==> run a <==
## labyrinth_car
module labyrinth_car
(
	input  		 clk	,
	input  		 rst	,	 
	input  		 echoR,
	input  		 echoL,
	input  		 echoM,
	output 		 trigR,	 
	output 		 trigL,
	output 		 trigM,
	output 		 Tx	,
	output [3:0] motors_PWM,
	output 		 led,
	output 		 buzzer
);
make LEC_CHECK=0 CAP_MARGIN=20 CELL_PAD_IN_SITES_DETAIL_PLACEMENT=2 CORE_ASPECT_RATIO=1.57 CORE_MARGIN=4 CORE_UTILIZATION=23 CTS_CLUSTER_SIZE=31 GPL_ROUTABILITY_DRIVEN=0 GPL_TIMING_DRIVEN=0 MIN_ROUTING_LAYER=met1 PLACE_DENSITY_LB_ADDON=0.14 SETUP_SLACK_MARGIN=1.6 SLEW_MARGIN=10 TNS_END_PERCENT=45 finish   # period 5.43 ns
run.sh (not shown) runs the stock make flow with config.mk's settings and CLKGATE_MAP_FILE=.
==> run b: changes against run a <==
Settings changed: CAP_MARGIN 20 to 25, CORE_MARGIN 4 to 10, GPL_TIMING_DRIVEN 0 to 1.
==> run c: changes against run a <==
Settings changed: CELL_PAD_IN_SITES_DETAIL_PLACEMENT 2 to default, CORE_ASPECT_RATIO 1.57 to default, CORE_MARGIN 4 to 2, CORE_UTILIZATION 23 to 40, CTS_CLUSTER_SIZE 31 to default, GPL_ROUTABILITY_DRIVEN 0 to default, GPL_TIMING_DRIVEN 0 to default, MIN_ROUTING_LAYER met1 to default, PLACE_DENSITY_LB_ADDON 0.14 to default, SETUP_SLACK_MARGIN 1.6 to default, SLEW_MARGIN 10 to 20, TNS_END_PERCENT 45 to default.
==> flow/constraint.sdc (replaced) <==
create_clock -name core_clock -period 10.0 [get_ports {clk}]
set_input_delay 2.0000 -clock core_clock [delete_from_list [all_inputs] [get_ports {clk}]]
set_output_delay 2.0000 -clock core_clock [all_outputs]
set_load 0.01 [all_outputs]
==> run d: changes against run a <==
Settings changed: ABC_AREA from default to 1, CELL_PAD_IN_SITES_DETAIL_PLACEMENT 2 to 0, CORE_ASPECT_RATIO 1.57 to default, CORE_MARGIN 4 to 2, CORE_UTILIZATION 23 to 72, CTS_CLUSTER_DIAMETER from default to 235, CTS_CLUSTER_SIZE 31 to 26, GPL_TIMING_DRIVEN 0 to default, PLACE_DENSITY_LB_ADDON 0.14 to 0.13, SETUP_SLACK_MARGIN 1.6 to 0.18, TNS_END_PERCENT 45 to default.
==> flow/constraint.sdc (replaced) <==
create_clock -name core_clock -period 3.95 [get_ports {clk}]
set_input_delay 0.7900 -clock core_clock [delete_from_list [all_inputs] [get_ports {clk}]]
set_output_delay 0.7900 -clock core_clock [all_outputs]
set_load 0.01 [all_outputs]
==> comparison table <==
| quantity | run a | run c | run b | run d |
|---|---|---|---|---|
| Result of the run | no timing/DRC/antenna violations | no timing/DRC/antenna violations | no timing/DRC/antenna violations | finished with violations |
| Violated checks | - | - | - | setup timing |
| Non-clock buffer area fraction after layout | 0.0329 | 0.0107 | 0.0155 | 0.0396 |
| Number of cells on the critical path | 23 | 21 | 23 | 22 |
| Total Power | 5.38 mW | 2.88 mW | 5.48 mW | 5.49 mW |
| Proportion of cell area occupied by registers | 0.274 | 0.289 | 0.277 | 0.290 |
| Number of global-route vias before repair | 20700 | 16100 | 19900 | 18500 |
| First-pass GRT wire length | 116000 um | 80200 um | 106000 um | 83200 um |
| Cell-internal power | 4.06 mW | 2.23 mW | 4.15 mW | 4.19 mW |
| Multi-input combinational cell count | 1845 | 1845 | 1845 | 2072 |
| Maximum frequency from static timing analysis | 212 MHz | 201 MHz | 213 MHz | 222 MHz |
| RSZ-0062 raised after global routing | true | false | true | true |
| Power in combinational cells | 0.245 mW | 0.103 mW | 0.209 mW | 0.292 mW |
| Post-detailed-routing wire length | 72900 um | 47400 um | 64400 um | 49400 um |
| Total of fill cells in the finished design | 10100 | 4971 | 10200 | 1952 |
| Internal reg-to-reg setup slack | 0.71 ns | 5.02 ns | 0.74 ns | -0.56 ns |
| Data arrival at the endpoint of the critical path | 5.19 ns | 5.46 ns | 5.18 ns | 4.98 ns |
| Number of clock buffers in the layout | 62 | 54 | 57 | 19 |
| Post-Synthesis Mean Instance Area | 8.34 um^2 | 8.34 um^2 | 8.34 um^2 | 7.21 um^2 |
| Highest fanout seen on the critical path | 3 | 5 | 4 | 5 |
| Final design utilization | 0.270 | 0.445 | 0.265 | 0.799 |
| Final worst-path cycle share | 0.868 | 0.498 | 0.863 | 1.14 |
| Sequential Power Share | 0.447 | 0.455 | 0.439 | 0.607 |
| Startpoint of the worst register-to-register path | AK.duty[8] | AK.duty[2] | AK.duty[22] | AK.duty[9] |
| Mux cell area share | 0.0301 | 0.0301 | 0.0301 | 0 |
| Taps Inserted | 1173 | 672 | 1181 | 378 |


==> job 4060: inputs <==
labyrinth_car again, from the RTL that the note above started with.
export LEC_CHECK = 0
export ABC_AREA = 1
export CAP_MARGIN = 35
export CELL_PAD_IN_SITES_DETAIL_PLACEMENT = 2
export CELL_PAD_IN_SITES_GLOBAL_PLACEMENT = 2
export CORE_ASPECT_RATIO = 1.63
export CORE_MARGIN = 7
export CORE_UTILIZATION = 50
export GPL_ROUTABILITY_DRIVEN = 1
export GPL_TIMING_DRIVEN = 0
export PLACE_DENSITY_LB_ADDON = 0.25
export SLEW_MARGIN = 20
create_clock -name core_clock -period 10.0 [get_ports {clk}]
==> job 4545 (differences from job 4060) <==
CAP_MARGIN = 10   (was 35)
CELL_PAD_IN_SITES_DETAIL_PLACEMENT = default   (was 2)
CELL_PAD_IN_SITES_GLOBAL_PLACEMENT = default   (was 2)
CORE_ASPECT_RATIO = 0.79   (was 1.63)
CORE_MARGIN = 10   (was 7)
CORE_UTILIZATION = 49   (was 50)
CTS_CLUSTER_DIAMETER = 282   (was default)
GPL_TIMING_DRIVEN = 1   (was 0)
MAX_ROUTING_LAYER = met5   (was default)
PLACE_DENSITY_LB_ADDON = default   (was 0.25)
==> summary of the runs <==
Job 4545 completed without violations. Job 4060 did not get past 3_1_place_gp_skip_io on FLW-0024. In area after synthesis, job 4545 and job 4060 do not differ. Between job 4060 and job 4545, the lower die area is in job 4060 (gap 6.8%, measured against job 4545). In synthesized cell count, job 4060 and job 4545 do not differ.
==> figures <==
	job 4060	job 4545
Run status	stopped before the end	no timing/DRC/antenna violations
Failing step	3_1_place_gp_skip_io	-
Cell count after synthesis	2859	2859
Placeable Area	0.0405 mm^2	0.0414 mm^2
Count of synthesis-stage warnings from yosys	4	4
Share of synthesized cell area in and-or and or-and compound cells	13.8%	13.8%
Number of nets at floorplan	3087	3087
Average cell area after synthesis	7.21 um^2	7.21 um^2
Sequential share of the synthesized area	31.4%	31.4%
Chip Area	0.0473 mm^2	0.0507 mm^2
Number of library cell types mapped by synthesis	61	61
Chip width	173 um	251 um
Standard-cell row count	94	66
Ys flop type	sky130_fd_sc_hd__dfxtp_1	sky130_fd_sc_hd__dfxtp_1
Mux share of post-synthesis cell area	0%	0%
Post-synth top area cell	sky130_fd_sc_hd__dfxtp_1	sky130_fd_sc_hd__dfxtp_1
Post-synth tally of flip-flops with integrated enable	0	0
Number of standard cells reported by yosys	2859	2859
Adder-cell share of the synthesized area	15.6%	15.6%
Vertical die dimension	273 um	202 um
Xor/xnor share of the synthesized area	4.46%	4.46%
Max-area cell share	31.4%	31.4%
Effective utilization at floorplan	50.9%	49.8%


==> inputs of job 9232 <==
Starting RTL as in the previous note.
==> flow/config.mk <==
export PLATFORM = sky130hd
export DESIGN_NAME = labyrinth_car
export DESIGN_NICKNAME = labyrinth_car
export VERILOG_FILES = /design/flow/design.v
export SDC_FILE = /design/flow/constraint.sdc
export NUM_CORES = 4
export LEC_CHECK = 0
export ABC_AREA = 1
export CAP_MARGIN = 35
export CELL_PAD_IN_SITES_DETAIL_PLACEMENT = 1
export CELL_PAD_IN_SITES_GLOBAL_PLACEMENT = 2
export CORE_ASPECT_RATIO = 0.87
export CORE_MARGIN = 7
export CORE_UTILIZATION = 50
export GPL_ROUTABILITY_DRIVEN = 1
export GPL_TIMING_DRIVEN = 0
export PLACE_DENSITY_LB_ADDON = 0.25
export SLEW_MARGIN = 20
==> flow/constraint.sdc <==
create_clock -name core_clock -period 10.0 [get_ports {clk}]
set_input_delay 2.0000 -clock core_clock [delete_from_list [all_inputs] [get_ports {clk}]]
set_output_delay 2.0000 -clock core_clock [all_outputs]
set_load 0.01 [all_outputs]
==> inputs of job 3081, as changes to job 9232 <==
ABC_AREA = default   (was 1)
CAP_MARGIN = 20   (was 35)
CELL_PAD_IN_SITES_DETAIL_PLACEMENT = default   (was 1)
CELL_PAD_IN_SITES_GLOBAL_PLACEMENT = default   (was 2)
CORE_ASPECT_RATIO = default   (was 0.87)
CORE_MARGIN = 2   (was 7)
CORE_UTILIZATION = 72   (was 50)
GPL_ROUTABILITY_DRIVEN = default   (was 1)
GPL_TIMING_DRIVEN = default   (was 0)
PLACE_DENSITY_LB_ADDON = default   (was 0.25)
==> flow/constraint.sdc (replaced) <==
create_clock -name core_clock -period 8.07 [get_ports {clk}]
set_input_delay 1.6140 -clock core_clock [delete_from_list [all_inputs] [get_ports {clk}]]
set_output_delay 1.6140 -clock core_clock [all_outputs]
set_load 0.01 [all_outputs]
==> inputs of job 3270, as changes to job 9232 <==
CAP_MARGIN = 20   (was 35)
CELL_PAD_IN_SITES_DETAIL_PLACEMENT = default   (was 1)
CELL_PAD_IN_SITES_GLOBAL_PLACEMENT = default   (was 2)
CORE_ASPECT_RATIO = default   (was 0.87)
CORE_MARGIN = 2   (was 7)
CORE_UTILIZATION = 62   (was 50)
GPL_ROUTABILITY_DRIVEN = default   (was 1)
GPL_TIMING_DRIVEN = default   (was 0)
PLACE_DENSITY = 0.38   (was default)
PLACE_DENSITY_LB_ADDON = default   (was 0.25)
==> flow/constraint.sdc (replaced) <==
create_clock -name core_clock -period 6.12 [get_ports {clk}]
set_input_delay 1.2240 -clock core_clock [delete_from_list [all_inputs] [get_ports {clk}]]
set_output_delay 1.2240 -clock core_clock [all_outputs]
set_load 0.01 [all_outputs]
==> flow_metrics.env <==
# yosys + openroad results
export IMPL_status="stopped before the end"
export IMPL_haltStage="3_1_place_gp_skip_io"
export IMPL_tool_error="[ERROR FLW-0024] Place density exceeds 1.0 (current PLACE_DENSITY_LB_ADDON =  0.25). Please check if the value of  PLACE_DENSITY_LB_ADDON is between 0 and 0.99."
export IMPL_avgSynthCellArea_um2=7.21
export IMPL_top_area_share_pct=31.4
export IMPL_ys_chip_area_um2=20600
export IMPL_top_cells_by_area="dfxtp_1, ha_1, nand2_1"
export IMPL_ys_sh_mux_pct=0
export IMPL_ys_sh_adder_pct=15.6
export IMPL_compound_area_share_pct=13.8
export IMPL_ys_sh_xor_pct=4.46
export IMPL_num_rows=69
export IMPL_die_h_um=203
export IMPL_common_cells="nand2_1, inv_1, nor2_1"
export IMPL_syn_inst=2859
export IMPL_placeableCoreArea_um2=40700
export IMPL_dieArea_um2=47100
export IMPL_syn_area_um2=20600
export IMPL_ys_cells=2859
# the run above: job 9232

==> flow_metrics.env <==
# source this file to load flow results
export IMPL_status="finished clean"
export IMPL_ys_cells=2859
export IMPL_placeableCoreArea_um2=32600
export IMPL_syn_inst=2859
export IMPL_top_area_share_pct=31.4
export IMPL_ys_sh_xor_pct=4.46
export IMPL_num_rows=66
export IMPL_avgSynthCellArea_um2=7.21
export IMPL_ys_sh_adder_pct=15.6
export IMPL_die_h_um=186
export IMPL_compound_area_share_pct=13.8
export IMPL_dieArea_um2=34700
export IMPL_common_cells="nand2_1, inv_1, nor2_1"
export IMPL_top_cells_by_area="dfxtp_1, ha_1, nand2_1"
export IMPL_ys_chip_area_um2=20600
# the run above: job 3270

==> flow_metrics.env <==
# source this file to load flow results
export IMPL_ys_sh_xor_pct=5.69
export IMPL_die_h_um=173
export IMPL_ys_sh_mux_pct=3.01
export IMPL_ys_sh_adder_pct=15.7
export IMPL_num_rows=61
export IMPL_dieArea_um2=29800
export IMPL_syn_inst=2453
export IMPL_top_area_share_pct=31.6
export IMPL_avgSynthCellArea_um2=8.34
export IMPL_compound_area_share_pct=16.1
export IMPL_ys_chip_area_um2=20500
export IMPL_status="finished clean"
export IMPL_placeableCoreArea_um2=27900
export IMPL_syn_area_um2=20500
# the run above: job 3081



==> v1 <==
labyrinth_car again, from the RTL that the note above started with.
==> flow/config.mk <==
export PLATFORM = sky130hd
export DESIGN_NAME = labyrinth_car
export DESIGN_NICKNAME = labyrinth_car
export VERILOG_FILES = /design/flow/design.v
export SDC_FILE = /design/flow/constraint.sdc
export NUM_CORES = 4
export LEC_CHECK = 0
export CAP_MARGIN = 35
export CELL_PAD_IN_SITES_DETAIL_PLACEMENT = 1
export CELL_PAD_IN_SITES_GLOBAL_PLACEMENT = 3
export CORE_ASPECT_RATIO = 1.12
export CORE_MARGIN = 2
export CORE_UTILIZATION = 46
export GPL_TIMING_DRIVEN = 1
export PLACE_DENSITY_LB_ADDON = 0.15
export SLEW_MARGIN = 20
export TNS_END_PERCENT = 65
==> flow/constraint.sdc <==
create_clock -name core_clock -period 3.82 [get_ports {clk}]
set_input_delay 0.7640 -clock core_clock [delete_from_list [all_inputs] [get_ports {clk}]]
set_output_delay 0.7640 -clock core_clock [all_outputs]
set_load 0.01 [all_outputs]
==> inputs of v5, as changes to v1 <==
Settings changed: CAP_MARGIN 35 to 20, CELL_PAD_IN_SITES_DETAIL_PLACEMENT 1 to default, CELL_PAD_IN_SITES_GLOBAL_PLACEMENT 3 to default, CORE_ASPECT_RATIO 1.12 to default, CORE_UTILIZATION 46 to 72, GPL_TIMING_DRIVEN 1 to default, PLACE_DENSITY_LB_ADDON 0.15 to default, TNS_END_PERCENT 65 to default.
==> flow/constraint.sdc (replaced) <==
create_clock -name core_clock -period 5.16 [get_ports {clk}]
set_input_delay 1.0320 -clock core_clock [delete_from_list [all_inputs] [get_ports {clk}]]
set_output_delay 1.0320 -clock core_clock [all_outputs]
set_load 0.01 [all_outputs]
==> comparison <==
- In synthesized cell count, v5 and v1 do not differ.
- Against v5, the die size of v1 is higher by 55%.
- Synthesized area is the same in v1 and v5.
- v1 failed in global placement without I/O (3_1_place_gp_skip_io) (FLW-0024). v5 produced a clean layout.
==> figures <==
metric                                                                                                                  v1                        v5
Parity-gate share of the synthesized area counting xor and xnor cells                                               5.694%                    5.694%
Die H                                                                                                        227.2 microns             172.6 microns
Run status                                                                                                  did not finish            finished clean
Stage where the flow stopped                                           global placement without I/O (3_1_place_gp_skip_io)                         -
Total nets after synthesis                                                                                            2681                      2681
Count of flip-flops with a built-in enable after synthesis                                                               0                         0
Share of synthesized registers carrying an async set or reset                                                           0%                        0%
Mean area per synthesized cell                                                                                 8.340 sq um               8.340 sq um
Pre-placement core utilization                                                                                      46.73%                    73.44%
Post-synthesis instance total                                                                                         2453                      2453
Simple-gate share of the synthesized area                                                                           22.34%                    22.34%
Yosys Chip Area                                                                                                20460 sq um               20460 sq um
Ao+oa area frac                                                                                                     16.15%                    16.15%
Standard cell core area                                                                                        43780 sq um               27860 sq um
Adder Share, Synth                                                                                                  15.73%                    15.73%
Die outline width                                                                                            203.3 microns             172.6 microns
Total number of yosys warnings                                                                                           4                         4
Chip Area                                                                                                      46180 sq um               29780 sq um
Flip-flop and latch count after synthesis                                                                              323                       323
Top FF cell, synth                                                                                sky130_fd_sc_hd__dfxtp_1  sky130_fd_sc_hd__dfxtp_1
Count of standard-cell rows                                                                                             81                        61
Share of synthesized area occupied by flip-flops and latches                                                        31.61%                    31.61%


==> yarrow: inputs <==
Starting RTL as in the previous note.
==> flow/config.mk <==
export PLATFORM = sky130hd
export DESIGN_NAME = labyrinth_car
export DESIGN_NICKNAME = labyrinth_car
export VERILOG_FILES = /design/flow/design.v
export SDC_FILE = /design/flow/constraint.sdc
export NUM_CORES = 4
export LEC_CHECK = 0
export ABC_AREA = 1
export CAP_MARGIN = 20
export CORE_MARGIN = 2
export CORE_UTILIZATION = 70
export CTS_CLUSTER_SIZE = 93
export SLEW_MARGIN = 20
==> flow/constraint.sdc <==
create_clock -name core_clock -period 6.05 [get_ports {clk}]
set_input_delay 1.2100 -clock core_clock [delete_from_list [all_inputs] [get_ports {clk}]]
set_output_delay 1.2100 -clock core_clock [all_outputs]
set_load 0.01 [all_outputs]
==> amber (differences from yarrow) <==
Settings changed: CORE_UTILIZATION 70 to 72, CTS_CLUSTER_SIZE 93 to 95.
==> flow/constraint.sdc (replaced) <==
create_clock -name core_clock -period 3.25 [get_ports {clk}]
set_input_delay 0.6500 -clock core_clock [delete_from_list [all_inputs] [get_ports {clk}]]
set_output_delay 0.6500 -clock core_clock [all_outputs]
set_load 0.01 [all_outputs]
==> Slide: Implementation Results <==
Flow Results at a Glance

Outcome
  – Outcome: no timing/DRC/antenna violations

Clocking
  – Post-CTS Resized: 0

Power and ir drop
  – Pleak: 9.71 nW
  – Net Sw Frac: between 20% and 30%

Place
  – Setup WS pre-CTS: around 1300 ps

Final timing
  – RSZ-0062 raised after global routing: no

Critical path
  – WP buf/inv: 4

Layout
  – Comb area share: a little under three fifths

GRT
  – Largest net degree at the start of global routing: 62
The numbers above come from yarrow.

==> Slide: Implementation Results <==
Flow Results at a Glance

Outcome
  – Outcome: failed layout checks
  – Violated checks: setup timing

Final timing
  – Count of final setup violators: 4
  – Setup WS post-layout: -1150 ps
  – RSZ-0062 raised after global routing: yes

Power and ir drop
  – Pleak: between 10 and 15 nW
  – Net Sw Frac: a little under a quarter

Layout
  – Nets: roughly 3200
  – Comb area share: between 50 and 60%
  – Fill cell count: roughly 1800

Min path
  – Hold_sp: UART_Transmitter.r_SM_Main[1]

GRT
  – Largest net degree at the start of global routing: 57

Routing
  – Max layer used: met4

Critical path
  – WP buf/inv: 3

Place
  – Setup WS pre-CTS: -1110 ps

Clocking
  – Post-CTS Resized: 20
  – Clock transition at the registers of the reported paths: 70 ps
The numbers above come from amber.

Power is estimated from default activity; no workload was simulated.
